// ahb_slave
module ahb_slave (
    input  wire        HCLK,         
    input  wire        HRESETn,      
    input  wire [31:0] HADDR,        
    input  wire        HWRITE,       
    input  wire [2:0]  HSIZE,        
    input  wire [2:0]  HBURST,       
    input  wire [3:0]  HPROT,        
    input  wire [1:0]  HTRANS,       
    input  wire        HMASTLOCK,    
    input  wire        HSEL,         
    input  wire [31:0] HWDATA,       
    output wire [31:0] HRDATA,       
    output wire        HREADY,       
    output wire        HRESP,        
    input  wire [3:0]  HWSTRB,       
    output wire [31:0] tdr_o,        
    output wire [31:0] lcr_o,        
    output wire [31:0] ocr_o,        
    output wire [31:0] fcr_o,        
    output wire [31:0] ier_o,        
    output wire [31:0] hcr_o,        
    input  wire [31:0] rdr_i,        
    input  wire [31:0] lsr_i,        
    input  wire [31:0] iir_i         
);
For scale: about 1100 cells after synthesis, about 410 I/O pins, ~0.013 mm2 of cells after synthesis.
make LEC_CHECK=0 CAP_MARGIN=20 CORE_MARGIN=2 CORE_UTILIZATION=70 CTS_CLUSTER_DIAMETER=360 CTS_CLUSTER_SIZE=37 SETUP_SLACK_MARGIN=0.56 SLEW_MARGIN=20 finish   # period 2.15 ns
run.sh (not shown) runs the stock make flow with config.mk's settings and CLKGATE_MAP_FILE=.
The first run stopped in detailed placement (3_5_place_dp) (DPL-0038).
Change:
CORE_UTILIZATION = 72   (was 70)
CTS_CLUSTER_DIAMETER = 347   (was 360)
CTS_CLUSTER_SIZE = 93   (was 37)
SETUP_SLACK_MARGIN = default   (was 0.56)
TNS_END_PERCENT = 10   (was default)
clock period = 3.48 ns   (was 2.15 ns; I/O delays follow)
Now the flow did not get past global placement (3_3_place_gp) (GPL-0301).
Die area decreases by a few percent.
Synthesized area stays the same.
Synthesized cell count does not change.
Change:
CORE_UTILIZATION = 58   (was 72)
CTS_CLUSTER_DIAMETER = default   (was 347)
CTS_CLUSTER_SIZE = default   (was 93)
TNS_END_PERCENT = default   (was 10)
clock period = 4.88 ns   (was 3.48 ns; I/O delays follow)
The changed run ran to the end with no violations; area after synthesis is unchanged; die size goes up by 23%; synthesized cell count does not change.

ahb_slave again, from the RTL that the note above started with.
// ahb_slave
module ahb_slave (
    input  wire        HCLK,         
    input  wire        HRESETn,      
    input  wire [31:0] HADDR,        
    input  wire        HWRITE,       
    input  wire [2:0]  HSIZE,        
    input  wire [2:0]  HBURST,       
    input  wire [3:0]  HPROT,        
    input  wire [1:0]  HTRANS,       
    input  wire        HMASTLOCK,    
    input  wire        HSEL,         
    input  wire [31:0] HWDATA,       
    output wire [31:0] HRDATA,       
    output wire        HREADY,       
    output wire        HRESP,        
    input  wire [3:0]  HWSTRB,       
    output wire [31:0] tdr_o,        
    output wire [31:0] lcr_o,        
    output wire [31:0] ocr_o,        
    output wire [31:0] fcr_o,        
    output wire [31:0] ier_o,        
    output wire [31:0] hcr_o,        
    input  wire [31:0] rdr_i,        
    input  wire [31:0] lsr_i,        
    input  wire [31:0] iir_i         
);
    logic        write_read;      
    logic        error_flag;      
    logic        transfer_valid;  
    logic [31:0] addr;            
    logic [2:0]  size;            
    logic [2:0]  burst;           
    logic [3:0]  prot;            
    logic        mastlock;        
    logic [3:0]  strb;            
    logic [31:0] write_data;      
    logic [31:0] read_data;       
    ahb_slave_controller u_controller (
        .HCLK(HCLK),
        .HRESETn(HRESETn),
        .HWRITE(HWRITE),
        .HTRANS(HTRANS),
        .HSEL(HSEL),
        .HADDR(HADDR),
        .HSIZE(HSIZE),
        .HBURST(HBURST),
        .HPROT(HPROT),
        .HMASTLOCK(HMASTLOCK),
  ...
make LEC_CHECK=0 ABC_AREA=1 CAP_MARGIN=20 CORE_MARGIN=2 CORE_UTILIZATION=72 CTS_CLUSTER_DIAMETER=347 CTS_CLUSTER_SIZE=93 HOLD_SLACK_MARGIN=-0.04 SETUP_SLACK_MARGIN=0.84 SLEW_MARGIN=20 TNS_END_PERCENT=10 finish   # period 3.48 ns
The baseline aborted during 3_3_place_gp with GPL-0301.
Edit:
CORE_UTILIZATION = 52   (was 72)
CTS_CLUSTER_DIAMETER = not set   (was 347)
CTS_CLUSTER_SIZE = not set   (was 93)
HOLD_SLACK_MARGIN = not set   (was -0.04)
SETUP_SLACK_MARGIN = not set   (was 0.84)
TNS_END_PERCENT = not set   (was 10)
clock period = 3.71 ns   (was 3.48 ns; I/O delays follow)
Outcome: This time the run passed the timing, DRC and antenna checks. Synthesized area is unchanged. Die size rose by 37%. Synthesized cell count is unchanged.
Edit:
ABC_AREA = not set   (was 1)
CORE_UTILIZATION = 68   (was 52)
CTS_CLUSTER_SIZE = 61   (was not set)
HOLD_SLACK_MARGIN = -0.08   (was not set)
TNS_END_PERCENT = 5   (was not set)
clock period = 3.59 ns   (was 3.71 ns; I/O delays follow)
Effect: The changed run failed in 4_1_cts (DPL-0038); area after synthesis rose by 5.0%; die size goes down by 19%; synthesized cell count is lower by 36%.
Edit:
CORE_UTILIZATION = 64   (was 68)
Outcome: With this change the flow finished but failed the layout checks on setup timing. Synthesized cell count stays the same. Synthesized area is unchanged. Die size rises by a few percent.
Edit:
CORE_UTILIZATION = 68   (was 64)
CTS_CLUSTER_SIZE = 37   (was 61)
HOLD_SLACK_MARGIN = not set   (was -0.08)
TNS_END_PERCENT = not set   (was 5)
clock period = 3.4 ns   (was 3.59 ns; I/O delays follow)
Now the flow stopped in 4_1_cts on DPL-0038.
Area after synthesis stays the same.
Synthesized cell count is unchanged.
Die area came out lower by 5.7%.
